--- config.mk ---
export PLATFORM = sky130hd
export DESIGN_NAME = risc16_core
export DESIGN_NICKNAME = risc16_core
export VERILOG_FILES = /design/flow/design.v
export SDC_FILE = /design/flow/constraint.sdc
export NUM_CORES = 4
export LEC_CHECK = 0
export CAP_MARGIN = 20
export CORE_MARGIN = 2
export CORE_UTILIZATION = 58
export SETUP_SLACK_MARGIN = -0.04
export SLEW_MARGIN = 20
--- constraint.sdc ---
create_clock -name core_clock -period 3.81 [get_ports {clk}]
set_input_delay 0.7620 -clock core_clock [delete_from_list [all_inputs] [get_ports {clk}]]
set_output_delay 0.7620 -clock core_clock [all_outputs]
set_load 0.01 [all_outputs]
--- design.v ---
module regbank (
input logic clk, regwe, regrd,
input logic [4:0] rd_addr, rs_addr, wr_addr,
input logic [15:0] write_data,
output logic [15:0] rd, rs
); 
	logic [15:0] myreg[31:0];
	always_ff @(posedge clk)
	begin
		if (regwe)
		begin 
			if (wr_addr==0) myreg[wr_addr] <= 0;
			else if (wr_addr==1) myreg[wr_addr] <= 16'h0001;
			else myreg[wr_addr] <= write_data;
		end
	end
	assign rs = (regrd)? myreg[rs_addr]:0;
	assign rd = (regrd)? myreg[rd_addr]:0;
endmodule
module signExt (input logic [4:0] data_in,
		output logic [15:0] data_out);
	assign data_out = {{12{data_in[4]}},data_in[3:0]};
endmodule
module myAlu (input logic [15:0] A, B,
		input logic alusrc, reset,
                input logic [2:0] alu_cb,
                output logic [15:0] ALUOUT,
		output logic [3:0] status);
	logic [15:0] comp;
        always_comb
        begin
		if (reset)
		begin
			status = 4'd0;
			ALUOUT = 16'd0;
			comp = 16'd0;
		end
		else if (alusrc)
		begin
			case (alu_cb)
                        3'b000: begin  
				comp = 16'd0;
				ALUOUT = $signed(A) + $signed(B);
				if (ALUOUT == 16'd0)
					status[3] = 1'b1;
				else
					status[3] = 1'b0;
				if (ALUOUT[15] == 1'b1)
					status[2] = 1'b1;
				else
					status[2] = 1'b0;
				if ((A[15]==1'b0) && (B[15]==1'b0) && (ALUOUT[15] == 1'b1))
					status[1] = 1'b1;
				else
					status[1] = 1'b0;
				if ((A[15]==1'b1) && (B[15]==1'b1) && (ALUOUT[15] == 1'b0))
					status[1] = 1'b1;
				else
					status[1] = 1'b0;
				if (A>=B)
					status[0] = 1'b1;
				else
					status[0] = 1'b0;
				end
                        3'b001: begin  
				comp = 16'd0;
				ALUOUT = $signed(A) - $signed(B);
				if (A == B)
					status[3] = 1'b1;
				else
					status[3] = 1'b0;
				if (ALUOUT[15] == 1'b1)
					status[2] = 1'b1;
				else
					status[2] = 1'b0;
				if ((A[15]==1'b0) && (B[15]==1'b1) && (ALUOUT[15] == 1'b1))
					status[1] = 1'b1;
				else
					status[1] = 1'b0;
				if ((A[15]==1'b1) && (B[15]==1'b0) && (ALUOUT[15] == 1'b0))
					status[1] = 1'b1;
				else
					status[1] = 1'b0;
				if (A>=B)
					status[0] = 1'b1;
				else
					status[0] = 1'b0;
				end
			3'b010: begin  
				comp = 16'd0;
				ALUOUT = A&B;
				status[1] = 1'b0;
				if (ALUOUT == 16'd0)
					status[3] = 1'b1;
				else
					status[3] = 1'b0;
				if (ALUOUT[15] == 1'b1)
					status[2] = 1'b1;
				else
					status[2] = 1'b0;
				if (A>=B)
					status[0] = 1'b1;
				else
					status[0] = 1'b0;
				end
			3'b011: begin  
				comp = 16'd0;
				ALUOUT = A|B;
				status[1] = 1'b0;
				if (ALUOUT == 16'd0)
					status[3] = 1'b1;
				else
					status[3] = 1'b0;
				if (ALUOUT[15] == 1'b1)
					status[2] = 1'b1;
				else
					status[2] = 1'b0;
				if (A>=B)
					status[0] = 1'b1;
				else
					status[0] = 1'b0;
				end
			3'b100: begin  
				comp = 16'd0;
				ALUOUT = ~B;
				status[1] = 1'b0;
				status[0] = 1'b0;
				if (ALUOUT == 16'd0)
					status[3] = 1'b1;
				else
					status[3] = 1'b0;
				if (ALUOUT[15] == 1'b1)
					status[2] = 1'b1;
				else
					status[2] = 1'b0;
				end
			3'b101: begin
				ALUOUT = 16'd0;  
				comp = $signed(A) - $signed(B);
				if (A == B)
					status[3] = 1'b1;
				else
					status[3] = 1'b0;
				if (comp[15] == 1'b1)
					status[2] = 1'b1;
				else
					status[2] = 1'b0;
				if ((A[15]==1'b0) && (B[15]==1'b1) && (comp[15] == 1'b1))
					status[1] = 1'b1;
				else
					status[1] = 1'b0;
				if ((A[15]==1'b1) && (B[15]==1'b0) && (comp[15] == 1'b0))
					status[1] = 1'b1;
				else
					status[1] = 1'b0;
				if (A>=B)
					status[0] = 1'b1;
				else
					status[0] = 1'b0;
				end
			default: begin
				ALUOUT = 16'd0;
				comp = 16'd0;
				status = 4'd0;
				end
			endcase
		end
		else 
		begin
			ALUOUT = 16'd0;
			comp = 16'd0;
			status = 4'd0;
                end
	end
endmodule
module datapath(
input logic clk, reg_we,alusrc,reg_rd,lw_add_e,sw_add_e, lwi, w0, w1, reset,
input logic [2:0] alu_cb,
input logic [4:0] lw_addr, sw_addr_d, sw_addr_s,
input wire [15:0] ins,
input  wire [15:0] data_in,
input logic [6:0] mem_addr,
output logic ri,
output logic [6:0] addr,
output logic [6:0] daddr,
output logic [15:0] data,
output logic [3:0] status
);
logic [15:0] rd, rs, aluout, rs_reg, rs_im, reg_in;
logic [4:0] rbank_wr,rd_addr,rs_addr;
regbank my_reg(.clk(clk), .regwe(reg_we), .regrd(reg_rd), .rd_addr(rd_addr), .rs_addr(rs_addr), .wr_addr(rbank_wr), .write_data(reg_in), .rd(rd), .rs(rs_reg) );
myAlu alu(.A(rd), .B(rs), .alusrc(alusrc), .reset(reset), .alu_cb(alu_cb), .ALUOUT(aluout), .status(status[3:0]));
signExt sign(.data_in(ins[5:1]), .data_out(rs_im));
assign rs = (ins[11])? rs_im : rs_reg; 
assign addr = mem_addr;
assign daddr = (lw_add_e||sw_add_e) ? (rs_reg[6:0]):7'b0;
always_comb
begin
	if (lwi)
	begin
		reg_in = ins[15:0];
	end
	else if (lw_add_e)
	begin
		reg_in = data_in[15:0];
	end
	else
	begin
		reg_in = aluout;
	end
	if (w0) rbank_wr = 0;
	else if (w1) rbank_wr = 5'b00001;
	else if (lwi) rbank_wr = lw_addr;
	else rbank_wr = ins[10:6];
	if (sw_add_e)
	begin
		rd_addr = sw_addr_d;
		rs_addr = sw_addr_s;
		data = rd[15:0];
		ri = 1'b0;
	end
	else
	begin
		rd_addr = ins[10:6];
		rs_addr = ins[5:1];
		data = 16'b0;
		ri = 1'b1;
	end
end
endmodule
module control(
input logic start, clk, reset, 
input logic [3:0] status,
input wire [15:0] ins, 
output logic [2:0] alu_cb,
output logic [4:0] lw_addr, sw_addr_d, sw_addr_s,
output logic [6:0] mem_addr,
output logic mem_we,reg_we,alusrc,reg_rd,lw_add_e,sw_add_e,lwi,done,w0,w1);
	logic [6:0] pc,ra;
	logic lwe,swe,swd,go,stop, lwei,lw_add_ei,mem_rd;
	logic [3:0] status_int;
	typedef enum logic [3:0] {s0, s1, s2, s3, s4, s5, s6, s7,s8,s9,s10,s11} statetype;
        statetype state, nextstate;
	always_ff @(posedge clk)
	begin
		if (reset)  state <= s0;
		else if (start) state <= s1;
		else if (go) state <= nextstate;
	end
	always_comb
        begin
                case (state)
                        s0: begin
				if(start) nextstate = s1;
				else nextstate = s0;
			    end
                        s1: nextstate = s2;
			s2: nextstate = s3;
			s3: nextstate = s5;
                        s4: begin 
				if(lwei) nextstate = s6;
				else if(lwe) nextstate = s8;
				else if (stop) nextstate = s9;
				else nextstate = s5;
			    end
			s5: nextstate = s4;
			s6: nextstate = s7;
			s7: nextstate = s10;
			s8: nextstate = s11;
                        s9: begin
				if (start) nextstate = s1; 
				else nextstate = s9;
			    end
			s10: nextstate = s11;
			s11: nextstate = s4;
			default: nextstate = s0;
                endcase
        end
	always_ff @(posedge clk)
	begin
	if (nextstate == s0)
	begin 
		go <= 1'b0;
		done <= 1'b0;
		stop <= 1'b0;
		alusrc <= 1'b0;
		reg_we <= 1'b0;
		lwe <= 1'b0;
		swe <= 1'b0;
		mem_rd <= 1'b1;
		reg_rd <= 1'b0;
		w0 <= 1'b0;
		w1 <= 1'b0;
		lw_add_e <= 1'b0;
		sw_add_e <= 1'b0;
		lwi <= 1'b0;
		lwei <= 1'b0;
		swd <= 1'b0;
		alu_cb <= 3'b0;
		lw_addr <= 4'b0;
		sw_addr_d <= 4'b0;
		sw_addr_s <= 4'b0;
		lw_add_ei <= 1'b0;
		pc <= 7'd0;
		ra <= 7'd0;
		status_int <= 4'b0;
	end
	else if (nextstate == s1)
	begin
		go <= 1'b1;
		done <= 1'b0;
		reg_rd <= 1'b1;
	end
	else if (nextstate == s2)
	begin
		w0 <= 1'b1;
		reg_we <= 1'b1;
	end
	else if (nextstate == s3)
	begin
		w0 <= 1'b0;
		w1 <= 1'b1;
		mem_rd <= 1'b1;
		reg_we <= 1'b1;
	end
	else if (nextstate == s4)
	begin
		reg_we <= 1'b0;
		mem_rd <= 1'b1;
		alusrc <= 1'b0;
		status_int <= status;
		if (lwe)
			begin
			reg_we <= 1'b1;
			end	
	end
	else if (nextstate == s5)
	begin
	w1 <= 1'b0;
	case (ins[15:12])
	4'd0: begin	
		alusrc <= 1'b0;
		reg_we <= 1'b0;
		lwe <= 1'b0;
		swe <= 1'b0;
		mem_rd <= 1'b1;
		reg_rd <= 1'b1;
		lwi <= 1'b0;
		if (ins[0])
		begin	
			stop <= 1'b1;
			pc <= pc;
		end
		else
			pc <= pc + 1;
	     end
	4'd1: begin
		alu_cb <= 3'b0;
		alusrc <= 1'b1;
		reg_we <= 1'b1;
		lwi <= 1'b0;
		lwe <= 1'b0;
		swe <= 1'b0;
		lw_add_e <= 1'b0;
		sw_add_e <= 1'b0;
		pc <= pc + 1;
	     end
	4'd2: begin
		alu_cb <= 3'b001;
		alusrc <= 1'b1;
		reg_we <= 1'b1;
		lwi <= 1'b0;
		lwe <= 1'b0;
		swe <= 1'b0;
		lw_add_e <= 1'b0;
		sw_add_e <= 1'b0;
		pc <= pc + 1;
	     end
	4'd3: begin
		alu_cb <= 3'b010;
		alusrc <= 1'b1;
		reg_we <= 1'b1;
		lwi <= 1'b0;
		lwe <= 1'b0;
		swe <= 1'b0;
		lw_add_e <= 1'b0;
		sw_add_e <= 1'b0;
		pc <= pc + 1;
	     end
	4'd4: begin
		alu_cb <= 3'b011;
		alusrc <= 1'b1;
		reg_we <= 1'b1;
		lwi <= 1'b0;
		lwe <= 1'b0;
		swe <= 1'b0;
		lw_add_e <= 1'b0;
		sw_add_e <= 1'b0;
		pc <= pc + 1;
	     end
	4'd5: begin
		alu_cb <= 3'b100;
		alusrc <= 1'b1;
		reg_we <= 1'b1;
		lwi <= 1'b0;
		lwe <= 1'b0;
		swe <= 1'b0;
		lw_add_e <= 1'b0;
		sw_add_e <= 1'b0;
		pc <= pc + 1;
	     end 
	4'd6: begin
		alu_cb <= 3'b101;
		alusrc <= 1'b1;
		reg_we <= 1'b0;
		lwi <= 1'b0;
		lwe <= 1'b0;
		swe <= 1'b0;
		lw_add_e <= 1'b0;
		sw_add_e <= 1'b0;
		pc <= pc + 1;
	     end
	4'd7:begin
		alusrc <= 1'b0;
		reg_we <= 1'b0;
		sw_add_e <= 1'b0;
		swe <= 1'b0;
		lw_addr <= ins[10:6];
		if (ins[11])
		begin 
		lwei <= 1'b1;
		pc <= pc+1;
		end
		else
		begin
		lw_add_e <= 1'b1;
		lwei <= 1'b0;
		lwe <= 1'b1;
		pc <= pc;
		end
	   end
	4'd8:begin
		sw_addr_d <= ins[10:6];
		sw_addr_s <= ins[5:1];
		alusrc <= 1'b0;
		reg_we <= 1'b0;
		lw_add_e <= 1'b0;
		sw_add_e <= 1'b1;
		lwe <= 1'b0;
		lwi <= 1'b0;
		pc <= pc + 1;
	   end
	4'd9: begin
		alusrc <= 1'b0;
		reg_we <= 1'b0;
		lwe <= 1'b0;
		swe <= 1'b0;
		lwi <= 1'b0;
		lw_add_e <= 1'b0;
		sw_add_e <= 1'b0;
		pc <= ins[7:1];
	     end
	4'd10: begin
		alusrc <= 1'b0;
		reg_we <= 1'b0;
		lwi <= 1'b0;
		lwe <= 1'b0;
		swe <= 1'b0;
		lw_add_e <= 1'b0;
		sw_add_e <= 1'b0;
		if (status_int[3])
		pc <= ins[7:1];
		else pc <= pc + 1;
	     end
	4'd11: begin
		alusrc <= 1'b0;
		reg_we <= 1'b0;
		lwi <= 1'b0;
		lwe <= 1'b0;
		swe <= 1'b0;
		lw_add_e <= 1'b0;
		sw_add_e <= 1'b0;
		if (status_int[3] == 1'b0)
		pc <= ins[7:1];
		else pc <= pc + 1;
	     end
	4'd12: begin
		alusrc <= 1'b0;
		reg_we <= 1'b0;
		lwi <= 1'b0;
		lwe <= 1'b0;
		swe <= 1'b0;
		lw_add_e <= 1'b0;
		sw_add_e <= 1'b0;
		if (status_int[0])
		pc <= ins[7:1];
		else pc <= pc + 1;
	     end
	4'd13: begin
		alusrc <= 1'b0;
		reg_we <= 1'b0;
		lwi <= 1'b0;
		lwe <= 1'b0;
		swe <= 1'b0;
		lw_add_e <= 1'b0;
		sw_add_e <= 1'b0;
		if (status_int[2])
		pc <= ins[7:1];
		else pc <= pc + 1;
	     end
	4'd14: begin
		alusrc <= 1'b0;
		reg_we <= 1'b0;
		lwi <= 1'b0;
		lwe <= 1'b0;
		swe <= 1'b0;
		lw_add_e <= 1'b0;
		sw_add_e <= 1'b0;
		ra <= pc+1;
		pc <= ins[7:1];
	     end
	4'd15: begin
		alusrc <= 1'b0;
		reg_we <= 1'b0;
		lwi <= 1'b0;
		lwe <= 1'b0;
		swe <= 1'b0;
		lw_add_e <= 1'b0;
		sw_add_e <= 1'b0;
		pc <= ra;
	     end
	endcase
	end		
	else if (nextstate == s6)
	begin
		lwei <= 1'b0;		 
	end
	else if (nextstate == s7)
	begin
		lwi <= 1'b1;
		reg_we <= 1'b1;		 
	end
	else if (nextstate == s10)
	begin
		lwi <= 1'b0;
		reg_we <= 1'b0;
		pc <= pc + 1;
	end
	else if (nextstate == s8)
	begin
		lwe <= 1'b0;
		reg_we <= 1'b0;
		lw_add_e <= 1'b0;
		pc <= pc + 1;
	end
	else if (nextstate == s9)
	begin
		go <= 1'b0;
		lw_add_e <= 1'b0;
		sw_add_e <= 1'b0;
		swd <= 1'b0;
		alusrc <= 1'b0;
		reg_we <= 1'b0;
		lwe <= 1'b0;
		swe <= 1'b0;
		mem_rd <= 1'b0;
		reg_rd <= 1'b0;
		stop <= 1'b0;
		done <= 1'b1;
	end
	end
	assign mem_we=(mem_rd)?1'b1:1'b0;
	assign mem_addr = pc;
endmodule
module risc16_core (
input  logic        clk, reset, start,
output logic        done,
output logic [6:0]  imem_addr,
input  logic [15:0] imem_rdata,
output logic [6:0]  dmem_addr,
output logic        dmem_we,
output logic [15:0] dmem_wdata,
input  logic [15:0] dmem_rdata
);
logic mem_we,reg_we,alusrc,reg_rd,lw_add_e,sw_add_e,lwi,w0,w1,ri;
logic [3:0] status;
logic [6:0] c_mem_addr,d_addr,daddr_in;
logic [15:0] ins, rdata_in;
logic [2:0] alu_cb;
logic [4:0] lw_addr,sw_addr_d, sw_addr_s;
assign ins = imem_rdata;
assign imem_addr = d_addr;
assign dmem_addr = daddr_in;
assign dmem_we = ~ri;
assign dmem_wdata = rdata_in;
control cb(.start(start), .clk(clk), .reset(reset), .status(status), .ins(ins), .alu_cb(alu_cb), .mem_addr(c_mem_addr), .mem_we(mem_we),.reg_we(reg_we),.alusrc(alusrc),.reg_rd(reg_rd),.lw_add_e(lw_add_e),.sw_add_e(sw_add_e),.lwi(lwi),.done(done), .w0(w0), .w1(w1), .lw_addr(lw_addr), .sw_addr_d(sw_addr_d), .sw_addr_s(sw_addr_s));
datapath dp(.clk(clk), .reg_we(reg_we), .alusrc(alusrc), .reg_rd(reg_rd), .lw_add_e(lw_add_e), .sw_add_e(sw_add_e), .lwi(lwi), .alu_cb(alu_cb), .mem_addr(c_mem_addr), .ins(ins), .addr(d_addr), .data(rdata_in), .status(status), .w0(w0), .w1(w1), .reset(reset), .lw_addr(lw_addr), .data_in(dmem_rdata), .daddr(daddr_in), .ri(ri), .sw_addr_d(sw_addr_d), .sw_addr_s(sw_addr_s));
endmodule
--- run.sh ---
#!/bin/bash
# the make line also repeats each setting of config.mk as NAME=value (left out here)
make -C /OpenROAD-flow-scripts/flow DESIGN_CONFIG=/design/flow/config.mk WORK_HOME=/design/flow/orfs CLKGATE_MAP_FILE= finish
==> reports/results.tsv, run 1 <==
stage	metric	value	unit
worst_setup_path	Setup Crit Path Kind	input pin to flip-flop	
finish	Fillers	3502	
worst_setup_path	origin of the worst setup path	imem_rdata[3]	
worst_setup_path	CP delay by family, top	AND-OR/OR-AND gates	
floorplanning	Die Span X	240	microns
yosys	Synth top cell by count	nand2_1	
hold_path	Hold Crit Start	cb.lw_addr[1]	
global_route	largest net degree at the start of global routing	51	
yosys	Cell Type Count	93	
detailed_routing	DRT antenna net count	0	
finish	final std cells w/o fill	4317	
worst_setup_path	CP max stage delay	480	ps
floorplanning	fp_density	58.7	%
floorplanning	Cell Rows	86	
yosys	Net Count, Synth	3023	
detailed_routing	DR pass1 iterations	6	
worst_setup_path	reg2reg start	cb.sw_add_e	
worst_setup_path	Data required, critical path	4250	ps
yosys	Registers, synthesis	575	
detailed_routing	Iteration-0 DRC Markers	4424	
clocking	CTS H-Tree Depth	2	
placed_design	HPWL Detailed	85400	microns
run	tool warning count	66	
detailed_routing	routed vias	29943	
timing	max-slew violations	0	
power	internal power	11.9	mW
yosys	Yosys top cell by area	edfxtp_1	
yosys	sequential area share after synthesis	51.4	%
yosys	Post-synth EDFFs	512	
timing	setup_tns	-708710	ps
yosys	yosys warning tally	4	
worst_setup_path	CP max stage cell	clkdlybuf4s50_1	
worst_setup_path	crit path buf inv count	9	
yosys	yosys cell count	2934	
worst_setup_path	CP most frequent cell	buf_6	
yosys	area fraction in xor and xnor cells	0.699	%
clocking	clk slew on worst S/H paths	60	ps
clocking	CTS max path bufs	3	
timing	Setup Skew	77.6	ps
power	power per standard cell area	392	nW/um^2
power	Clk power	6.04	mW
yosys	Synth Cell Area	32400	sq um
worst_setup_path	Reg2Reg Depth	27	
timing	RSZ-0062 raised after global routing	true	
hold_path	worst hold path type	flip-flop to flip-flop	
run_status	layout check faults	setup timing	
finish	Final #Nets	3605	
timing	minimum clock period	5650	ps
finish	Area Growth Syn to Fin	31.3	%
timing	Final Hold Fails	0	
yosys	Synth Flop Type	edfxtp_1	
yosys	MUX share of area	11.6	%
worst_setup_path	Worst Setup End Kind	flip-flop	
power	Clock Power Share	36.3	%
hold_path	worst hold path depth	2	
timing	upper clock frequency limit	177	MHz
global_route	grt ovf	0	
global_route	first-pass GRT wire length	185000	microns
power	Seq. pwr	6.97	mW
yosys	Largest cells by area	edfxtp_1 (47%), mux4_2 (9.2%), nand2_1 (6.0%), dfxtp_1 (3.9%), a211oi_1 (2.4%)	
clocking	clock sinks	575	
yosys	Adder Area Share	2.11	%
clocking	CTS Hold Buffers Added	0	
detailed_routing	Routed WL	129000	microns
power	Pleak	15.5	nW
worst_setup_path	Worst Setup EP	dp.my_reg.myreg[10][14]	
finish	Layout Utilization	77.0	%
timing	Max transition margin	13.2	%
power	Sw Share	28.4	%
power	largest power group	sequential cells	
hold_path	hold path endpoint	cb.lw_addr[1]	
clocking	Num CTS Buffers	60	
run_status	status	complete, but fails checks	
worst_setup_path	worst flop-to-flop path endpoint	dp.my_reg.myreg[10][14]	
placed_design	GPL Wtd Cong	1.02	
worst_setup_path	Arr. time, crit path	6090	ps
worst_setup_path	Startpoint Class	input pin	
clocking	worst skew pair latency	680	ps
yosys	Post-Syn Instances	2934	
run	max-cap viol count	0	
yosys	yosys simple share	14.9	%
timing	post-route setup slack	-1840	ps
floorplanning	# IOs	67	
detailed_routing	drt drc	0	
yosys	Dominant combinational family	AND-OR/OR-AND gates	
worst_setup_path	r2r setup slk	-1820	ps
global_route	initial antenna violation count	2	
yosys	Top cell area share	47.5	%
floorplanning	Placeable Area	55200	sq um
power	Net Switching	4.73	mW
worst_setup_path	critical path peak fanout	10	
power	sequential power share	41.8	%
timing	cycle use final	148	%
yosys	Post-synth top cells	nand2_1 (519), edfxtp_1 (512), nor2_1 (167)	
placed_design	dpl cells	4127	
global_route	gr usage total	43.9	%
clocking	CTS tree	yes	
floorplanning	die area	57700	sq um
global_route	vias in the first global route	29039	
worst_setup_path	stages on the worst setup path	25	
yosys	Yosys chip area	32400	sq um
power	combinational power	3.65	mW
yosys	aoi share	15.1	%
detailed_routing	routed len/inst	29.8	microns
power	combinational share of power	21.9	%
detailed_routing	routed vias/inst	6.94	
clocking	root buf cell	clkbuf_16	
timing	Worst-Margin Slew	1300	ps
yosys	async set-reset flop share out of synthesis	0	%
floorplanning	Die Span Y	240	microns
power	peak supply drop	624	uV
placed_design	Port Buf Inserts	66	
timing	# setup viols final	538	
yosys	Syn Area/Cell	11.0	sq um
-- per-stage QoR --
step	hold WS [ps]	instance area, sq um	total power, mW	setup WS, ps
after floorplan	427	33200	8.76	-1350
after global placement	439	38800	10.1	-2540
after detailed placement	447	38800	10.2	-2680
after CTS	460	41700	16.3	-1530
after global routing	476	42500	17.0	-1960
final	457	42500	16.7	-1840
-- layer usage --
layer  vias up  GRT usage, %  wire length, microns
met3       607          14.9                 20300
li1      12421             -                     -
met5         -             0                    23
met1     14294          56.4                 44500
met2      2617          65.7                 55500
met4         4          24.1                  8450
-- layout make-up --
cell class	instances	area, sq um	area share [%]
inverters	77	299	0.703
well taps	748	936	2.20
clock inverters	38	388	0.912
multi-input cells	2057	15700	36.9
clock buffers	75	1620	3.82
repair buffers	745	6940	16.3
diodes	2	5.00	0.0118
flip-flops and latches	575	16600	39.1
-- what timing repair did --
| item | 4_1_cts | 5_1_grt |
|---|---|---|
| pin swaps | 11 | 49 |
| gates resized | 101 | 75 |
| hold endpoints to repair | 0 | 0 |
| setup buffers | 28 | 35 |
| cloned | 6 | 6 |
| setup endpoints to repair | 538 | 538 |
==> inputs of run 2 (changes only) <==
CAP_MARGIN = 15   (was 20)
CORE_MARGIN = 10   (was 2)
CORE_UTILIZATION = 40   (was 58)
CTS_CLUSTER_SIZE = 71   (was unset)
GPL_ROUTABILITY_DRIVEN = 0   (was unset)
GPL_TIMING_DRIVEN = 1   (was unset)
HOLD_SLACK_MARGIN = -0.08   (was unset)
MAX_ROUTING_LAYER = met4   (was unset)
PLACE_DENSITY = 0.72   (was unset)
SETUP_SLACK_MARGIN = 0.68   (was -0.04)
SLEW_MARGIN = 10   (was 20)
TNS_END_PERCENT = 60   (was unset)
clock period = 4.77 ns   (was 3.81 ns; I/O delays follow)
==> run 2 against run 1 <==
Against the previous run: the layout still fails its checks (setup timing); first-iteration DRC count down 3.8%; worst hold slack better by 7.2 ps; via count down 3.0%; clock skew about the same; flip-flop count unchanged; total power down 23%; core utilization down 25 points; non-clock buffer count down 86; setup slack better by 1200 ps; global-route usage down 18 points; sequential power down about 20%; cell count up 5.0%; critical path type is now flip-flop to flip-flop; highest routed layer is now met4.
==> reports/results.tsv, run 2 <==
stage	metric	value	unit
detailed_routing	DR pass1 iterations	8	
worst_setup_path	CP max stage delay	500	ps
yosys	Dominant combinational family	AND-OR/OR-AND gates	
finish	Final #Nets	3513	
power	Pleak	15.1	nW
worst_setup_path	CP delay by family, top	AND-OR/OR-AND gates	
worst_setup_path	Reg2Reg Depth	28	
yosys	MUX share of area	11.6	%
power	sequential power share	43.5	%
timing	# setup viols final	438	
yosys	async set-reset flop share out of synthesis	0	%
clocking	clock sinks	575	
worst_setup_path	Setup Crit Path Kind	flip-flop to flip-flop	
worst_setup_path	crit path buf inv count	9	
floorplanning	Placeable Area	80400	sq um
global_route	gr usage total	25.4	%
power	Pwr Total	12.8	mW
yosys	Top cell area share	47.5	%
floorplanning	# IOs	67	
yosys	area fraction in xor and xnor cells	0.699	%
hold_path	Hold Crit Start	cb.state[1]	
floorplanning	fp_density	40.3	%
timing	Worst-Margin Slew	1090	ps
run_status	layout check faults	setup timing	
yosys	Cell Type Count	93	
power	Seq. pwr	5.57	mW
timing	Setup Skew	78.1	ps
yosys	Largest cells by area	edfxtp_1 (47%), mux4_2 (9.2%), nand2_1 (6.0%), dfxtp_1 (3.9%), a211oi_1 (2.4%)	
yosys	Post-synth top cells	nand2_1 (519), edfxtp_1 (512), nor2_1 (167)	
worst_setup_path	CP max stage cell	mux4_2	
power	peak supply drop	314	uV
yosys	yosys simple share	14.9	%
timing	cycle use final	114	%
worst_setup_path	worst flop-to-flop path endpoint	dp.my_reg.myreg[12][14]	
yosys	Synth Cell Area	32400	sq um
detailed_routing	Routed WL	122000	microns
yosys	sequential area share after synthesis	51.4	%
timing	RSZ-0062 raised after global routing	true	
timing	setup_tns	-185610	ps
clocking	root buf cell	clkbuf_16	
detailed_routing	routed len/inst	26.9	microns
hold_path	worst hold path depth	2	
detailed_routing	drt drc	0	
hold_path	worst hold path type	flip-flop to flip-flop	
clocking	Num CTS Buffers	57	
timing	Final Hold Fails	0	
yosys	Adder Area Share	2.11	%
placed_design	HPWL Detailed	79200	microns
power	Clk power	4.65	mW
detailed_routing	DRT antenna net count	0	
worst_setup_path	critical path peak fanout	8	
timing	max-slew violations	0	
global_route	vias in the first global route	27777	
worst_setup_path	reg2reg start	cb.sw_add_e	
placed_design	Port Buf Inserts	66	
power	largest power group	sequential cells	
yosys	Synth top cell by count	nand2_1	
worst_setup_path	stages on the worst setup path	28	
yosys	yosys cell count	2934	
power	power per standard cell area	305	nW/um^2
worst_setup_path	CP most frequent cell	buf_12	
power	Sw Share	27.6	%
timing	upper clock frequency limit	184	MHz
yosys	Registers, synthesis	575	
run	max-cap viol count	0	
worst_setup_path	Worst Setup End Kind	flip-flop	
global_route	initial antenna violation count	2	
global_route	first-pass GRT wire length	177000	microns
power	Net Switching	3.53	mW
power	combinational power	2.60	mW
hold_path	hold path endpoint	cb.state[1]	
global_route	largest net degree at the start of global routing	44	
yosys	aoi share	15.1	%
yosys	Yosys chip area	32400	sq um
floorplanning	die area	92700	sq um
floorplanning	Die Span Y	305	microns
power	combinational share of power	20.3	%
clocking	clk slew on worst S/H paths	60	ps
yosys	Yosys top cell by area	edfxtp_1	
worst_setup_path	Data required, critical path	5190	ps
yosys	Synth Flop Type	edfxtp_1	
yosys	Net Count, Synth	3023	
worst_setup_path	Worst Setup EP	dp.my_reg.myreg[12][14]	
global_route	grt ovf	0	
clocking	CTS max path bufs	3	
timing	Max transition margin	27.0	%
timing	post-route setup slack	-678	ps
run	tool warning count	64	
yosys	Syn Area/Cell	11.0	sq um
floorplanning	Die Span X	305	microns
floorplanning	Cell Rows	104	
timing	minimum clock period	5450	ps
finish	Area Growth Syn to Fin	29.9	%
clocking	CTS tree	yes	
detailed_routing	routed vias/inst	6.41	
yosys	yosys warning tally	4	
yosys	Post-synth EDFFs	512	
detailed_routing	routed vias	29046	
run_status	status	complete, but fails checks	
power	Clock Power Share	36.3	%
yosys	Post-Syn Instances	2934	
worst_setup_path	origin of the worst setup path	cb.sw_add_e	
worst_setup_path	r2r setup slk	-680	ps
clocking	worst skew pair latency	680	ps
clocking	CTS H-Tree Depth	2	
detailed_routing	Iteration-0 DRC Markers	4255	
worst_setup_path	Arr. time, crit path	5870	ps
clocking	CTS Hold Buffers Added	0	
power	internal power	9.29	mW
worst_setup_path	Startpoint Class	flip-flop	
==> run 2: metal layers <==
layer	up-vias	part of all wire [%]	GRT usage, %	wire length (microns)
li1	12200	-	-	-
met1	13863	35	30.9	42800
met2	2415	44	38.4	53800
met3	568	14	6.31	16900
met4	0	7.0	14.5	8570
met5	-	0	-	0
==> run 2: timing repair <==
action                     in CTS  in global routing
pin swaps                      29                 25
setup buffers                  38                 28
gates resized                 115                 51
cloned                         14                  5
setup endpoints to repair     506                506
==> run 2: layout make-up <==
| cell class | instances | area [sq um] |
|---|---|---|
| Clock buffer | 68 | 1470 |
| Multi-Input combinational cell | 2054 | 15400 |
| Sequential cell | 575 | 16600 |
| Clock inverter | 39 | 457 |
| Timing Repair Buffer | 659 | 6440 |
| Antenna cell | 2 | 5.00 |
| Fill cell | 6609 | 38400 |
| Inverter | 77 | 290 |
| Tap cell | 1060 | 1330 |
==> run 2: stage by stage <==
step / cells / setup slack (ps) / instance area [sq um] / hold WS, ps / utilization (%)
after floorplan: 2934 / -587 / 33100 / 427 / -
after CTS: 4499 / -629 / 41500 / 461 / 51.6
after global routing: 4534 / -835 / 42100 / 483 / 52.3
after global placement: 4340 / -1590 / 38400 / 443 / 47.8
final: 4534 / -678 / 42100 / 465 / 52.3
after detailed placement: 4340 / -1660 / 38400 / 447 / 47.8
==> inputs of run 3 (changes only) <==
CORE_MARGIN = 2   (was 10)
CTS_CLUSTER_SIZE = unset   (was 71)
GPL_ROUTABILITY_DRIVEN = unset   (was 0)
GPL_TIMING_DRIVEN = unset   (was 1)
MAX_ROUTING_LAYER = unset   (was met4)
PLACE_DENSITY = unset   (was 0.72)
SETUP_SLACK_MARGIN = 0.14   (was 0.68)
SLEW_MARGIN = 20   (was 10)
TNS_END_PERCENT = unset   (was 60)
clock period = 7.0 ns   (was 4.77 ns; I/O delays follow)
==> run 3 against run 2 <==
Against the previous run: the run now finishes clean; first-iteration DRC count is 13% lower; die size decreased by 10%; sequential share of layout area increased by 3.8 points.
==> reports/results.tsv, run 3 <==
stage	metric	value	unit
finish	Final #Nets	3224	
worst_setup_path	CP Cell Sequence	clkdlybuf4s50_1, mux2i_4, buf_12, buf_4, buf_4, mux4_2, nand2_1, and3_1, a311oi_1, buf_4, a31oi_1, nor2b_1, buf_4, inv_1, nor2_1, clkdlybuf4s50_1	
yosys	Synth Cell Area	32400	sq um
worst_setup_path	r2r setup slk	600	ps
timing	Setup Skew	39.1	ps
yosys	Syn Area/Cell	11.0	sq um
worst_setup_path	crit path buf inv count	8	
clocking	CTS tree	yes	
yosys	Registers, synthesis	575	
power	combinational share of power	17.1	%
power	internal power	6.33	mW
power	power per standard cell area	226	nW/um^2
placed_design	dpl cells	4130	
worst_setup_path	critical path peak fanout	19	
run_status	status	complete, no violations	
yosys	yosys warning tally	4	
power	Pleak	13.2	nW
timing	Worst-Margin Slew	1090	ps
finish	final std cells w/o fill	4242	
placed_design	Port Buf Inserts	66	
worst_setup_path	CP most frequent cell	buf_4	
power	Sw Share	26.9	%
worst_setup_path	Arr. time, crit path	5280	ps
power	combinational power	1.48	mW
clocking	clock sinks	575	
timing	# setup viols final	0	
detailed_routing	DRT antenna net count	0	
timing	upper clock frequency limit	150	MHz
timing	max-slew violations	0	
yosys	Post-Syn Instances	2934	
clocking	CTS H-Tree Depth	2	
hold_path	worst hold path type	flip-flop to flip-flop	
timing	Max transition margin	26.8	%
worst_setup_path	CP delay by family, top	buffers and inverters	
floorplanning	Die Span X	289	microns
detailed_routing	Routed WL	123000	microns
yosys	Net Count, Synth	3023	
yosys	Post-synth EDFFs	512	
yosys	Cell Type Count	93	
worst_setup_path	Worst Setup End Kind	output port	
worst_setup_path	Reg2Reg Depth	21	
placed_design	Placed Area	36300	sq um
floorplanning	fp_density	40.3	%
timing	Final Hold Fails	0	
global_route	largest net degree at the start of global routing	85	
detailed_routing	drt drc	0	
yosys	area fraction in xor and xnor cells	0.699	%
detailed_routing	routed vias/inst	6.45	
power	Clock Power Share	39.0	%
detailed_routing	routed vias	27373	
worst_setup_path	Startpoint Class	input pin	
clocking	Num CTS Buffers	61	
floorplanning	Placeable Area	80300	sq um
floorplanning	Die Span Y	289	microns
run	tool warning count	61	
timing	minimum clock period	6680	ps
finish	final instance area	38400	sq um
power	Clk power	3.38	mW
yosys	Largest cells by area	edfxtp_1 (47%), mux4_2 (9.2%), nand2_1 (6.0%), dfxtp_1 (3.9%), a211oi_1 (2.4%)	
hold_path	worst hold path depth	2	
worst_setup_path	worst flop-to-flop path endpoint	dp.my_reg.myreg[18][14]	
global_route	initial antenna violation count	1	
hold_path	Hold Crit Start	cb.lw_addr[0]	
floorplanning	die area	83300	sq um
power	largest power group	sequential cells	
worst_setup_path	Data required, critical path	5600	ps
yosys	aoi share	15.1	%
detailed_routing	DR pass1 iterations	7	
global_route	vias in the first global route	26916	
yosys	Top cell area share	47.5	%
power	peak supply drop	219	uV
worst_setup_path	stages on the worst setup path	16	
worst_setup_path	reg2reg start	cb.sw_addr_s[1]	
power	sequential power share	43.8	%
worst_setup_path	Worst Setup EP	dmem_wdata[14]	
global_route	gr usage total	29.1	%
clocking	root buf cell	clkbuf_16	
run	max-cap viol count	0	
worst_setup_path	CP max stage cell	mux4_2	
timing	setup_tns	0	ps
power	Seq. pwr	3.80	mW
detailed_routing	routed len/inst	28.9	microns
yosys	Synth top cell by count	nand2_1	
floorplanning	Cell Rows	104	
yosys	sequential area share after synthesis	51.4	%
global_route	first-pass GRT wire length	179000	microns
timing	cycle use final	95.5	%
floorplanning	# IOs	67	
yosys	MUX share of area	11.6	%
yosys	Yosys chip area	32400	sq um
yosys	yosys simple share	14.9	%
finish	Area Growth Syn to Fin	18.5	%
yosys	yosys cell count	2934	
timing	RSZ-0062 raised after global routing	false	
clocking	worst skew pair latency	660	ps
placed_design	HPWL Detailed	83000	microns
placed_design	GPL Wtd Cong	1.01	
worst_setup_path	CP max stage delay	560	ps
yosys	Yosys top cell by area	edfxtp_1	
worst_setup_path	origin of the worst setup path	imem_rdata[6]	
worst_setup_path	Setup Crit Path Kind	input pin to output port	
yosys	Synth Flop Type	edfxtp_1	
detailed_routing	Iteration-0 DRC Markers	3699	
yosys	async set-reset flop share out of synthesis	0	%
power	Net Switching	2.33	mW
yosys	Dominant combinational family	AND-OR/OR-AND gates	
clocking	CTS max path bufs	3	
clocking	clk slew on worst S/H paths	60	ps
yosys	Adder Area Share	2.11	%
global_route	grt ovf	0	
yosys	Post-synth top cells	nand2_1 (519), edfxtp_1 (512), nor2_1 (167)	
hold_path	hold path endpoint	cb.lw_addr[0]	
==> run 3: metal layers <==
layer / GRT usage (%) / wire length, microns
met5: 0 / 0
met4: 13.4 / 6400
met3: 5.26 / 12800
met2: 46.1 / 55800
met1: 38.9 / 47500
==> run 3: through the flow <==
step | worst slack, ps | hold WS (ps) | power (mW) | utilization, %
2_1_floorplan | 196 | 427 | 4.67 | -
3_3_place_gp | -25.4 | 437 | 5.31 | 45.2
3_5_place_dp | -19.4 | 454 | 5.32 | 45.2
4_1_cts | 284 | 464 | 8.66 | 47.8
5_1_grt | 153 | 488 | 8.90 | 47.8
6_report | 315 | 463 | 8.66 | 47.8
==> run 3: area by class of cell <==
type,instances,area (sq um)
fillers,7133,41900
flip-flops and latches,575,16600
multi-input cells,2052,14700
repair buffers,368,3320
clock buffers,71,1590
well taps,1060,1330
clock inverters,38,469
inverters,77,289
diodes,1,2.50
==> run 3: timing repair <==
item | 4_1_cts | 5_1_grt
hold buffers | 0 | 0
gates resized | 0 | 1
endpoints found under the setup margin | 0 | 34
buffers inserted | 0 | 2
==> inputs of run 4 (changes only) <==
ABC_AREA = 0   (was unset)
CAP_MARGIN = 20   (was 15)
CELL_PAD_IN_SITES_DETAIL_PLACEMENT = 2   (was unset)
CELL_PAD_IN_SITES_GLOBAL_PLACEMENT = 1   (was unset)
CORE_ASPECT_RATIO = 0.99   (was unset)
CORE_UTILIZATION = 62   (was 40)
CTS_CLUSTER_DIAMETER = 394   (was unset)
CTS_CLUSTER_SIZE = 96   (was unset)
GPL_ROUTABILITY_DRIVEN = 0   (was unset)
GPL_TIMING_DRIVEN = 0   (was unset)
HOLD_SLACK_MARGIN = unset   (was -0.08)
MAX_ROUTING_LAYER = met5   (was unset)
MIN_ROUTING_LAYER = met2   (was unset)
SETUP_SLACK_MARGIN = 0.54   (was 0.14)
SLEW_MARGIN = 30   (was 20)
clock period = 4.04 ns   (was 7.0 ns; I/O delays follow)
==> run 4 against run 3 <==
Against the previous run: the run now fails in detailed placement (3_5_place_dp); area after synthesis unchanged; die size decreased by 35%; synthesized cell count unchanged.
==> reports/results.tsv, run 4 <==
stage	metric	value	unit
floorplanning	# IOs	67	
yosys	yosys warning tally	4	
yosys	Largest cells by area	edfxtp_1 (47%), mux4_2 (9.2%), nand2_1 (6.0%), dfxtp_1 (3.9%), a211oi_1 (2.4%)	
yosys	Post-synth EDFFs	512	
yosys	aoi share	15.1	%
yosys	Post-synth top cells	nand2_1 (519), edfxtp_1 (512), nor2_1 (167)	
yosys	Syn Area/Cell	11.0	sq um
yosys	sequential area share after synthesis	51.4	%
floorplanning	fp_density	62.6	%
run_status	Err	[ERROR DPL-0033] detailed placement checks failed during check placement.	
yosys	async set-reset flop share out of synthesis	0	%
yosys	Synth Cell Area	32400	sq um
yosys	yosys simple share	14.9	%
yosys	Synth Flop Type	edfxtp_1	
yosys	Yosys chip area	32400	sq um
yosys	Yosys top cell by area	edfxtp_1	
yosys	Registers, synthesis	575	
floorplanning	Placeable Area	51700	sq um
floorplanning	Die Span Y	231	microns
yosys	Synth top cell by count	nand2_1	
yosys	Post-Syn Instances	2934	
yosys	Net Count, Synth	3023	
placed_design	Port Buf Inserts	60	
floorplanning	Die Span X	234	microns
yosys	yosys cell count	2934	
yosys	Cell Type Count	93	
run_status	stopping stage	detailed placement (3_5_place_dp)	
yosys	area fraction in xor and xnor cells	0.699	%
yosys	Top cell area share	47.5	%
floorplanning	die area	54100	sq um
run_status	status	aborted with a tool error	
floorplanning	Cell Rows	83	
yosys	Adder Area Share	2.11	%
yosys	MUX share of area	11.6	%
yosys	Dominant combinational family	AND-OR/OR-AND gates	
run 4: metrics by stage:
step	power (mW)	area, sq um	hold WS (ps)
after global placement	9.05	34500	439
after floorplan	8.22	33100	427
==> inputs of run 5 (changes only) <==
ABC_AREA = unset   (was 0)
CAP_MARGIN = 15   (was 20)
CELL_PAD_IN_SITES_DETAIL_PLACEMENT = unset   (was 2)
CELL_PAD_IN_SITES_GLOBAL_PLACEMENT = unset   (was 1)
CORE_ASPECT_RATIO = unset   (was 0.99)
CORE_MARGIN = 9   (was 2)
CORE_UTILIZATION = 40   (was 62)
CTS_CLUSTER_DIAMETER = unset   (was 394)
CTS_CLUSTER_SIZE = unset   (was 96)
GPL_ROUTABILITY_DRIVEN = unset   (was 0)
GPL_TIMING_DRIVEN = unset   (was 0)
HOLD_SLACK_MARGIN = -0.08   (was unset)
MAX_ROUTING_LAYER = unset   (was met5)
MIN_ROUTING_LAYER = unset   (was met2)
PLACE_DENSITY = 0.72   (was unset)
SETUP_SLACK_MARGIN = 0.14   (was 0.54)
SLEW_MARGIN = 10   (was 30)
clock period = 7.0 ns   (was 4.04 ns; I/O delays follow)
==> run 5 against run 4 <==
Against the previous run: now clean on timing, DRC and antenna; area after synthesis stayed put; die size is 69% higher; synthesized cell count stayed put.
==> reports/results.tsv, run 5 <==
stage	metric	value	unit
worst_setup_path	Setup Crit Path Kind	input pin to output port	
global_route	gr usage total	23.3	%
hold_path	Hold Crit Start	cb.lw_addr[2]	
timing	Max transition margin	29.6	%
timing	max-slew violations	0	
hold_path	hold path endpoint	cb.lw_addr[2]	
hold_path	worst hold path type	flip-flop to flip-flop	
worst_setup_path	worst flop-to-flop path endpoint	dp.my_reg.myreg[31][14]	
timing	cycle use final	92.1	%
global_route	met2 GRT Util	36.2	%
worst_setup_path	Reg2Reg Depth	20	
yosys	aoi share	15.1	%
global_route	Most Crowded Layer GR	met2	
worst_setup_path	CP Cell Sequence	clkdlybuf4s50_1, nor2b_1, a21oi_4, buf_12, buf_4, buf_4, mux4_2, nand2_1, and3_1, a311oi_1, buf_4, a31oi_1, nor2b_1, inv_1, nor2_1, clkdlybuf4s50_1	
floorplanning	Die Span Y	303	microns
yosys	Top cell area share	47.5	%
worst_setup_path	CP most frequent cell	buf_4	
timing	Worst-Margin Slew	1050	ps
yosys	Yosys top cell by area	edfxtp_1	
finish	Layout Utilization	47.0	%
run	max-cap viol count	0	
worst_setup_path	Worst Setup EP	dmem_wdata[11]	
detailed_routing	routed len/inst	26.8	microns
power	Clock Power Share	37.8	%
yosys	async set-reset flop share out of synthesis	0	%
run	tool warning count	61	
global_route	first-pass GRT wire length	163000	microns
worst_setup_path	CP delay by family, top	buffers and inverters	
power	internal power	6.03	mW
finish	final std cells w/o fill	4138	
detailed_routing	routed vias	26840	
power	power per standard cell area	221	nW/um^2
global_route	grt ovf	0	
power	Clk power	3.13	mW
worst_setup_path	r2r setup slk	700	ps
global_route	vias in the first global route	25303	
floorplanning	fp_density	40.7	%
yosys	Registers, synthesis	575	
yosys	Synth Flop Type	edfxtp_1	
floorplanning	Placeable Area	79600	sq um
timing	# setup viols final	0	
yosys	Cell Type Count	93	
clocking	post-CTS sizing	0	
global_route	initial antenna violation count	0	
timing	Setup Skew	47.1	ps
clocking	root buf cell	clkbuf_16	
finish	Area Growth Syn to Fin	15.5	%
finish	Fillers	7036	
clocking	Num CTS Buffers	59	
clocking	CTS H-Tree Depth	2	
detailed_routing	routed vias/inst	6.49	
timing	minimum clock period	6440	ps
floorplanning	Cell Rows	103	
yosys	yosys warning tally	4	
placed_design	HPWL Detailed	72700	microns
clocking	clk slew on worst S/H paths	60	ps
hold_path	worst hold path depth	2	
power	peak supply drop	208	uV
worst_setup_path	Arr. time, crit path	5040	ps
power	Pleak	12.7	nW
yosys	Post-synth EDFFs	512	
detailed_routing	drt drc	0	
yosys	Net Count, Synth	3023	
timing	worst hold slack	464	ps
worst_setup_path	crit path buf inv count	7	
power	Sw Share	27.1	%
finish	final instance area	37400	sq um
floorplanning	Die Span X	303	microns
finish	Final #Nets	3130	
yosys	Synth top cell by count	nand2_1	
worst_setup_path	CP max stage cell	clkdlybuf4s50_1	
timing	setup_tns	0	ps
global_route	met1 Use GR	30.7	%
clocking	CTS tree	yes	
power	combinational share of power	16.2	%
worst_setup_path	Startpoint Class	input pin	
timing	Final Hold Fails	0	
yosys	Post-Syn Instances	2934	
yosys	Adder Area Share	2.11	%
timing	upper clock frequency limit	155	MHz
run_status	status	complete, no violations	
placed_design	Placed Area	35500	sq um
global_route	met3 Use GR	5.59	%
yosys	Syn Area/Cell	11.0	sq um
floorplanning	# IOs	67	
clocking	worst skew pair latency	660	ps
yosys	MUX share of area	11.6	%
timing	RSZ-0062 raised after global routing	false	
clocking	CTS Hold Buffers Added	0	
yosys	sequential area share after synthesis	51.4	%
power	combinational power	1.34	mW
power	Net Switching	2.24	mW
power	sequential power share	45.9	%
floorplanning	die area	91500	sq um
worst_setup_path	stages on the worst setup path	16	
power	Seq. pwr	3.80	mW
clocking	CTS max path bufs	3	
clocking	Setup Fix Bufs, Post-CTS	0	
power	largest power group	sequential cells	
yosys	Synth Cell Area	32400	sq um
clocking	clock sinks	575	
worst_setup_path	reg2reg start	cb.sw_add_e	
detailed_routing	DRT antenna net count	0	
worst_setup_path	critical path peak fanout	25	
detailed_routing	Inserted Diodes	0	
placed_design	Port Buf Inserts	66	
detailed_routing	Iteration-0 DRC Markers	4042	
placed_design	GPL Wtd Cong	0.998	
worst_setup_path	origin of the worst setup path	imem_rdata[7]	
yosys	yosys cell count	2934	
yosys	Yosys chip area	32400	sq um
detailed_routing	Routed WL	111000	microns
detailed_routing	DR pass1 iterations	9	
yosys	Largest cells by area	edfxtp_1 (47%), mux4_2 (9.2%), nand2_1 (6.0%), dfxtp_1 (3.9%), a211oi_1 (2.4%)	
worst_setup_path	Data required, critical path	5600	ps
worst_setup_path	CP max stage delay	560	ps
placed_design	dpl cells	4029	
yosys	yosys simple share	14.9	%
worst_setup_path	Worst Setup End Kind	output port	
yosys	Post-synth top cells	nand2_1 (519), edfxtp_1 (512), nor2_1 (167)	
yosys	Dominant combinational family	AND-OR/OR-AND gates	
yosys	area fraction in xor and xnor cells	0.699	%
global_route	largest net degree at the start of global routing	85	
-- run 5: routing by layer --
metal | vias up | share of wire, % | wire length [microns]
met5 | - | 0 | 0
met1 | 13010 | 37 | 40800
met4 | 0 | 5.2 | 5770
met2 | 2026 | 45 | 49800
li1 | 11424 | - | -
met3 | 380 | 13 | 14700
-- run 5: area by class of cell --
class	count	area [sq um]	area share (%)
inverters	77	289	0.773
clock buffers	71	1580	4.24
well taps	1050	1310	3.51
repair buffers	276	2480	6.64
multi-input cells	2052	14800	39.5
clock inverters	37	327	0.873
flip-flops and latches	575	16600	44.5
-- run 5: per-stage QoR --
step                      setup slack (ps)  power [mW]
after global placement                 140        5.16
after global routing                   400        8.51
after CTS                              581        8.25
final                                  556        8.27
after detailed placement               114        5.17
after floorplan                        196        4.67
==> inputs of run 6 (changes only) <==
ABC_AREA = 1   (was unset)
CAP_MARGIN = 20   (was 15)
CELL_PAD_IN_SITES_DETAIL_PLACEMENT = 2   (was unset)
CELL_PAD_IN_SITES_GLOBAL_PLACEMENT = 1   (was unset)
CORE_MARGIN = 2   (was 9)
CTS_CLUSTER_DIAMETER = 394   (was unset)
CTS_CLUSTER_SIZE = 96   (was unset)
GPL_ROUTABILITY_DRIVEN = 0   (was unset)
GPL_TIMING_DRIVEN = 0   (was unset)
HOLD_SLACK_MARGIN = unset   (was -0.08)
MAX_ROUTING_LAYER = met5   (was unset)
MIN_ROUTING_LAYER = met2   (was unset)
PLACE_DENSITY = unset   (was 0.72)
SETUP_SLACK_MARGIN = 0.54   (was 0.14)
SLEW_MARGIN = 20   (was 10)
clock period = 5.12 ns   (was 7.0 ns; I/O delays follow)
==> run 6 against run 5 <==
Against the previous run: the run now fails in global routing (5_1_grt); synthesized cell count increased by 22%; area after synthesis decreased by 2.7%; die size decreased by 11%.
==> reports/results.tsv, run 6 <==
stage	metric	value	unit
yosys	area fraction in xor and xnor cells	0.528	%
floorplanning	Placeable Area	77700	sq um
placed_design	HPWL Detailed	137000	microns
yosys	Synth Cell Area	31500	sq um
yosys	aoi share	16.2	%
global_route	gr usage total	81.9	%
yosys	Adder Area Share	2.17	%
yosys	Syn Area/Cell	8.84	sq um
yosys	Post-Syn Instances	3566	
yosys	sequential area share after synthesis	52.8	%
yosys	async set-reset flop share out of synthesis	0	%
placed_design	dpl cells	4721	
floorplanning	Die Span Y	285	microns
yosys	Post-synth EDFFs	512	
clocking	CTS Hold Buffers Added	0	
yosys	yosys simple share	21.6	%
clocking	CTS max path bufs	3	
yosys	Yosys top cell by area	edfxtp_1	
placed_design	Port Buf Inserts	66	
clocking	clock sinks	575	
floorplanning	fp_density	40.5	%
yosys	Registers, synthesis	575	
yosys	MUX share of area	0	%
floorplanning	Cell Rows	102	
floorplanning	Die Span X	285	microns
yosys	Dominant combinational family	simple AND/OR/NAND/NOR gates	
floorplanning	die area	81000	sq um
run_status	status	aborted with a tool error	
yosys	yosys warning tally	4	
floorplanning	# IOs	67	
yosys	Net Count, Synth	3655	
yosys	Synth top cell by count	nand2_1	
yosys	Cell Type Count	54	
clocking	Num CTS Buffers	9	
placed_design	pre-CTS WS	-3460	ps
run_status	Err	[ERROR GRT-0116] Global routing finished with congestion. Check the congestion regions in the DRC Viewer.	
yosys	Synth Flop Type	edfxtp_1	
yosys	Yosys chip area	31500	sq um
clocking	CTS H-Tree Depth	1	
yosys	yosys cell count	3566	
run_status	stopping stage	global routing (5_1_grt)	
yosys	Largest cells by area	edfxtp_1 (49%), nand2_1 (10%), nand3_1 (7.8%), a21oi_1 (6.0%), dfxtp_1 (4.0%)	
clocking	root buf cell	clkbuf_16	
yosys	Post-synth top cells	nand2_1 (853), edfxtp_1 (512), nand3_1 (490)	
global_route	grt ovf	609	
placed_design	Placed Area	35400	sq um
yosys	Top cell area share	48.8	%
## run 6: timing repair
item | 4_1_cts
gates cloned | 6
resized | 536
endpoints found under the setup margin | 538
pin swaps | 68
endpoints found under the hold margin | 0
buffers inserted | 57
## run 6: layer usage
metal	overflow	track usage [%]
met5	70	74.8
met4	62	61.6
met3	402	90.9
met2	75	85.3
met1	-	-
==> inputs of run 7 (changes only) <==
ABC_AREA = unset   (was 1)
CAP_MARGIN = 15   (was 20)
CELL_PAD_IN_SITES_DETAIL_PLACEMENT = unset   (was 2)
CELL_PAD_IN_SITES_GLOBAL_PLACEMENT = unset   (was 1)
CORE_MARGIN = 7   (was 2)
CORE_UTILIZATION = 22   (was 40)
CTS_CLUSTER_DIAMETER = unset   (was 394)
CTS_CLUSTER_SIZE = 90   (was 96)
GPL_TIMING_DRIVEN = 1   (was 0)
MAX_ROUTING_LAYER = unset   (was met5)
MIN_ROUTING_LAYER = unset   (was met2)
SETUP_SLACK_MARGIN = 0.86   (was 0.54)
clock period = 4.54 ns   (was 5.12 ns; I/O delays follow)
==> run 7 against run 6 <==
Against the previous run: now fails the layout checks on setup timing; die size is 95% higher; area after synthesis grew 2.8%; synthesized cell count decreased by 18%.
==> reports/results.tsv, run 7 <==
stage	metric	value	unit
worst_setup_path	reg2reg start	cb.sw_add_e	
worst_setup_path	CP max stage delay	560	ps
global_route	vias in the first global route	28020	
floorplanning	Die Span X	398	microns
floorplanning	die area	158000	sq um
global_route	grt ovf	0	
yosys	sequential area share after synthesis	51.4	%
timing	cycle use final	121	%
timing	post-route setup slack	-958	ps
placed_design	dpl cells	5253	
worst_setup_path	origin of the worst setup path	imem_rdata[5]	
floorplanning	fp_density	22.2	%
power	Sw Share	27.8	%
yosys	MUX share of area	11.6	%
finish	Fillers	14707	
clocking	clock sinks	575	
power	peak supply drop	280	uV
yosys	Post-synth EDFFs	512	
hold_path	worst hold path type	flip-flop to flip-flop	
finish	area occupied by registers	16600	sq um
worst_setup_path	CP delay by family, top	AND-OR/OR-AND gates	
finish	final std cells w/o fill	5435	
detailed_routing	DRT antenna net count	0	
power	Net Switching	3.91	mW
worst_setup_path	Reg2Reg Depth	28	
worst_setup_path	Setup Crit Path Kind	input pin to flip-flop	
timing	# setup viols final	443	
yosys	yosys simple share	14.9	%
power	combinational share of power	19.9	%
detailed_routing	routed vias/inst	5.28	
detailed_routing	routed len/inst	23.6	microns
finish	Gate Area	15500	sq um
power	Seq. pwr	5.85	mW
power	power per standard cell area	324	nW/um^2
hold_path	worst hold path depth	2	
run	tool warning count	64	
timing	upper clock frequency limit	182	MHz
detailed_routing	Iteration-0 DRC Markers	3430	
clocking	clk slew on worst S/H paths	60	ps
power	sequential power share	41.5	%
yosys	yosys warning tally	4	
placed_design	HPWL Detailed	86400	microns
run	max-cap viol count	0	
yosys	Synth Flop Type	edfxtp_1	
yosys	async set-reset flop share out of synthesis	0	%
global_route	initial antenna violation count	0	
yosys	Dominant combinational family	AND-OR/OR-AND gates	
floorplanning	Cell Rows	140	
timing	max-slew violations	0	
detailed_routing	Inserted Diodes	0	
yosys	Syn Area/Cell	11.0	sq um
yosys	Yosys chip area	32400	sq um
yosys	Post-synth top cells	nand2_1 (519), edfxtp_1 (512), nor2_1 (167)	
worst_setup_path	Data required, critical path	4910	ps
worst_setup_path	Startpoint Class	input pin	
timing	setup_tns	-255720	ps
detailed_routing	drt drc	0	
worst_setup_path	Arr. time, crit path	5870	ps
power	internal power	10.2	mW
clocking	root buf cell	clkbuf_16	
floorplanning	# IOs	67	
worst_setup_path	worst flop-to-flop path endpoint	dp.my_reg.myreg[18][14]	
clocking	Num CTS Buffers	67	
worst_setup_path	CP max stage cell	clkdlybuf4s50_1	
worst_setup_path	stages on the worst setup path	29	
worst_setup_path	r2r setup slk	-940	ps
finish	Area Growth Syn to Fin	34.4	%
clocking	CTS max path bufs	3	
yosys	Largest cells by area	edfxtp_1 (47%), mux4_2 (9.2%), nand2_1 (6.0%), dfxtp_1 (3.9%), a211oi_1 (2.4%)	
worst_setup_path	Worst Setup EP	dp.my_reg.myreg[18][14]	
power	combinational power	2.80	mW
global_route	gr usage total	15.6	%
yosys	Yosys top cell by area	edfxtp_1	
yosys	Post-Syn Instances	2934	
run_status	layout check faults	setup timing	
timing	Max transition margin	22.6	%
yosys	Registers, synthesis	575	
placed_design	Port Buf Inserts	66	
yosys	Cell Type Count	93	
floorplanning	Placeable Area	146000	sq um
timing	Final Hold Fails	0	
timing	RSZ-0062 raised after global routing	true	
worst_setup_path	crit path buf inv count	9	
timing	Setup Skew	34.2	ps
detailed_routing	DR pass1 iterations	6	
detailed_routing	Routed WL	129000	microns
timing	Worst-Margin Slew	1160	ps
global_route	first-pass GRT wire length	187000	microns
power	Pwr Total	14.1	mW
yosys	Synth Cell Area	32400	sq um
power	Pleak	15.3	nW
power	largest power group	sequential cells	
power	Clk power	5.45	mW
floorplanning	Die Span Y	398	microns
timing	worst hold slack	459	ps
timing	minimum clock period	5500	ps
yosys	Top cell area share	47.5	%
clocking	CTS H-Tree Depth	3	
clocking	CTS tree	yes	
yosys	area fraction in xor and xnor cells	0.699	%
yosys	yosys cell count	2934	
finish	Final #Nets	3556	
yosys	Synth top cell by count	nand2_1	
worst_setup_path	critical path peak fanout	8	
detailed_routing	routed vias	28689	
yosys	aoi share	15.1	%
yosys	Net Count, Synth	3023	
global_route	largest net degree at the start of global routing	50	
hold_path	Hold Crit Start	cb.lw_addr[4]	
power	Clock Power Share	38.6	%
yosys	Adder Area Share	2.11	%
run_status	status	complete, but fails checks	
hold_path	hold path endpoint	cb.lw_addr[4]	
clocking	worst skew pair latency	640	ps
worst_setup_path	Worst Setup End Kind	flip-flop	
==> run 7: final cells by class <==
class / instances / area share (%)
tap: 1917 / 5.51
multi-input combinational: 2053 / 35.7
clock inverter: 40 / 1.04
sequential: 575 / 38.2
clock buffer: 80 / 3.96
timing repair buffer: 693 / 14.9
inverter: 77 / 0.667
==> run 7: routing by layer <==
layer  vias to the layer above  global-route usage [%]  wire (microns)
met5                         -                       0               0
met4                         0                    7.59            7230
met3                       409                    3.17           13900
met2                      1803                    24.5           57300
met1                     14170                    20.5           50100
li1                      12307                       -               -
==> run 7: repair_timing <==
action                                  4_1_cts  5_1_grt
pin swaps                                    32       12
hold buffers                                  0        0
gates cloned                                  7        1
endpoints found under the setup margin      538      538
buffers inserted                             39       13
gates resized                               133       69
==> run 7: per-stage QoR <==
step	util, %	instance area [sq um]	setup slack [ps]
finish	29.8	43500	-958
global route	29.8	43500	-1120
CTS	29.5	43100	-934
detailed placement	27.3	39800	-1970
global placement	27.3	39800	-1930
floorplan	-	33000	-788
==> inputs of run 8 (changes only) <==
CAP_MARGIN = 5   (was 15)
CELL_PAD_IN_SITES_DETAIL_PLACEMENT = 0   (was unset)
CORE_ASPECT_RATIO = 1.22   (was unset)
CORE_MARGIN = 2   (was 7)
CORE_UTILIZATION = 49   (was 22)
CTS_CLUSTER_SIZE = unset   (was 90)
PLACE_DENSITY_LB_ADDON = 0.22   (was unset)
SETUP_SLACK_MARGIN = 0.91   (was 0.86)
TNS_END_PERCENT = 55   (was unset)
clock period = 1.89 ns   (was 4.54 ns; I/O delays follow)
==> run 8 against run 7 <==
Against the previous run: still fails the layout checks on setup timing; non-clock buffer count increased by 182; sequential share of layout area decreased by 0.19 points; setup slack got worse by 2700 ps; critical path type is now flip-flop to flip-flop; combinational power increased to 2.6 times the previous value; flip-flop count unchanged; cell count decreased by 16%; sequential power increased by 140%; clock-buffer cell count decreased by 12; register-to-register slack got worse by 2700 ps; final area increased by 0.50%; first-iteration DRC count increased by 23%.
==> reports/results.tsv, run 8 <==
stage	metric	value	unit
clocking	CTS max path bufs	3	
global_route	met2 GRT Util	58.4	%
worst_setup_path	Worst Setup End Kind	flip-flop	
global_route	initial antenna violation count	1	
placed_design	HPWL Detailed	86500	microns
yosys	area fraction in xor and xnor cells	0.699	%
detailed_routing	routed vias	30351	
detailed_routing	DRT antenna net count	0	
worst_setup_path	CP max stage cell	mux4_2	
worst_setup_path	r2r setup slk	-3680	ps
run	tool warning count	64	
worst_setup_path	CP max stage delay	490	ps
finish	Layout Utilization	66.6	%
clocking	clock sinks	575	
clocking	CTS H-Tree Depth	2	
yosys	Yosys top cell by area	edfxtp_1	
yosys	async set-reset flop share out of synthesis	0	%
worst_setup_path	Startpoint Class	flip-flop	
hold_path	worst hold path depth	1	
power	largest power group	sequential cells	
timing	# setup viols final	1107	
yosys	Synth Cell Area	32400	sq um
timing	setup_tns	-2025670	ps
yosys	Net Count, Synth	3023	
clocking	worst skew pair latency	680	ps
placed_design	Port Buf Inserts	66	
worst_setup_path	Worst Setup EP	dp.my_reg.myreg[10][12]	
global_route	gr usage total	36.4	%
detailed_routing	routed len/inst	28.6	microns
power	sequential power share	41.0	%
clocking	clk slew on worst S/H paths	60	ps
timing	RSZ-0062 raised after global routing	true	
power	combinational power	7.23	mW
power	Seq. pwr	14.0	mW
yosys	yosys warning tally	4	
worst_setup_path	worst flop-to-flop path endpoint	dp.my_reg.myreg[10][12]	
timing	Setup Skew	41.9	ps
timing	minimum clock period	5570	ps
power	Clock Power Share	37.9	%
power	Pleak	16.3	nW
global_route	met1 Use GR	43.8	%
detailed_routing	Iteration-0 DRC Markers	4217	
worst_setup_path	Data required, critical path	2300	ps
power	combinational share of power	21.1	%
floorplanning	Placeable Area	65700	sq um
yosys	Top cell area share	47.5	%
hold_path	Hold Crit Start	cb.state[0]	
yosys	Synth Flop Type	edfxtp_1	
power	Pwr Total	34.2	mW
yosys	yosys simple share	14.9	%
yosys	Post-synth top cells	nand2_1 (519), edfxtp_1 (512), nor2_1 (167)	
global_route	largest net degree at the start of global routing	59	
timing	Max transition margin	46.5	%
yosys	Syn Area/Cell	11.0	sq um
worst_setup_path	Arr. time, crit path	5980	ps
timing	Final Hold Fails	0	
placed_design	dpl cells	4345	
timing	post-route setup slack	-3680	ps
power	internal power	24.8	mW
timing	Worst-Margin Slew	803	ps
clocking	root buf cell	clkbuf_16	
yosys	Yosys chip area	32400	sq um
floorplanning	Die Span X	237	microns
detailed_routing	routed vias/inst	6.68	
yosys	Cell Type Count	93	
hold_path	worst hold path type	flip-flop to flip-flop	
finish	final std cells w/o fill	4543	
yosys	aoi share	15.1	%
yosys	Adder Area Share	2.11	%
timing	max-slew violations	0	
detailed_routing	Routed WL	130000	microns
global_route	vias in the first global route	29854	
finish	Area Growth Syn to Fin	35.1	%
worst_setup_path	reg2reg start	cb.sw_add_e	
placed_design	Placed Area	39800	sq um
floorplanning	Die Span Y	288	microns
yosys	yosys cell count	2934	
timing	cycle use final	295	%
worst_setup_path	CP most frequent cell	buf_4	
yosys	sequential area share after synthesis	51.4	%
floorplanning	Cell Rows	104	
yosys	Post-Syn Instances	2934	
worst_setup_path	Setup Crit Path Kind	flip-flop to flip-flop	
finish	final instance area	43800	sq um
worst_setup_path	stages on the worst setup path	27	
power	Net Switching	9.48	mW
run	max-cap viol count	0	
floorplanning	fp_density	49.3	%
detailed_routing	Inserted Diodes	0	
global_route	first-pass GRT wire length	185000	microns
global_route	met3 Use GR	7.54	%
finish	Fillers	4653	
clocking	Num CTS Buffers	60	
yosys	Post-synth EDFFs	512	
detailed_routing	DR pass1 iterations	8	
detailed_routing	drt drc	0	
run_status	layout check faults	setup timing	
yosys	MUX share of area	11.6	%
worst_setup_path	CP delay by family, top	buffers and inverters	
yosys	Largest cells by area	edfxtp_1 (47%), mux4_2 (9.2%), nand2_1 (6.0%), dfxtp_1 (3.9%), a211oi_1 (2.4%)	
yosys	Registers, synthesis	575	
clocking	CTS tree	yes	
clocking	CTS Hold Buffers Added	0	
global_route	Most Crowded Layer GR	met2	
global_route	grt ovf	0	
worst_setup_path	Reg2Reg Depth	27	
power	power per standard cell area	783	nW/um^2
yosys	Synth top cell by count	nand2_1	
power	Clk power	13.0	mW
floorplanning	# IOs	67	
power	peak supply drop	789	uV
floorplanning	die area	68200	sq um
power	Sw Share	27.7	%
run_status	status	complete, but fails checks	
worst_setup_path	origin of the worst setup path	cb.sw_add_e	
hold_path	hold path endpoint	cb.state[0]	
timing	upper clock frequency limit	179	MHz
yosys	Dominant combinational family	AND-OR/OR-AND gates	
worst_setup_path	critical path peak fanout	8	
worst_setup_path	crit path buf inv count	10	
finish	Final #Nets	3732	
[run 8: cell type report]
cell class	instances	area (sq um)	share of cell area [%]
Clock buffer	68	1530	3.50
Clock inverter	46	606	1.38
Inverter	77	289	0.661
Multi-Input combinational cell	2054	15300	35.0
Sequential cell	575	16600	38.0
Tap cell	848	1060	2.42
Timing Repair Buffer	875	8320	19.0
[run 8: through the flow]
step / hold slack, ps / setup WS [ps]
global route: 476 / -3780
finish: 464 / -3680
global placement: 444 / -3960
floorplan: 427 / -3190
detailed placement: 448 / -4160
CTS: 412 / -3550
[run 8: routing by layer]
metal	vias up	share of wire, %
met5	-	0.010
met1	14530	33
met2	2425	45
li1	12666	-
met4	2	9.4
met3	728	12
[run 8: timing repair]
action / 4_1_cts / 5_1_grt
pin swaps: 16 / 26
setup buffers: 39 / 21
gates cloned: 9 / 12
resized: 96 / 75
endpoints found under the setup margin: 1117 / 1117
Power is estimated from default activity; no workload was simulated.
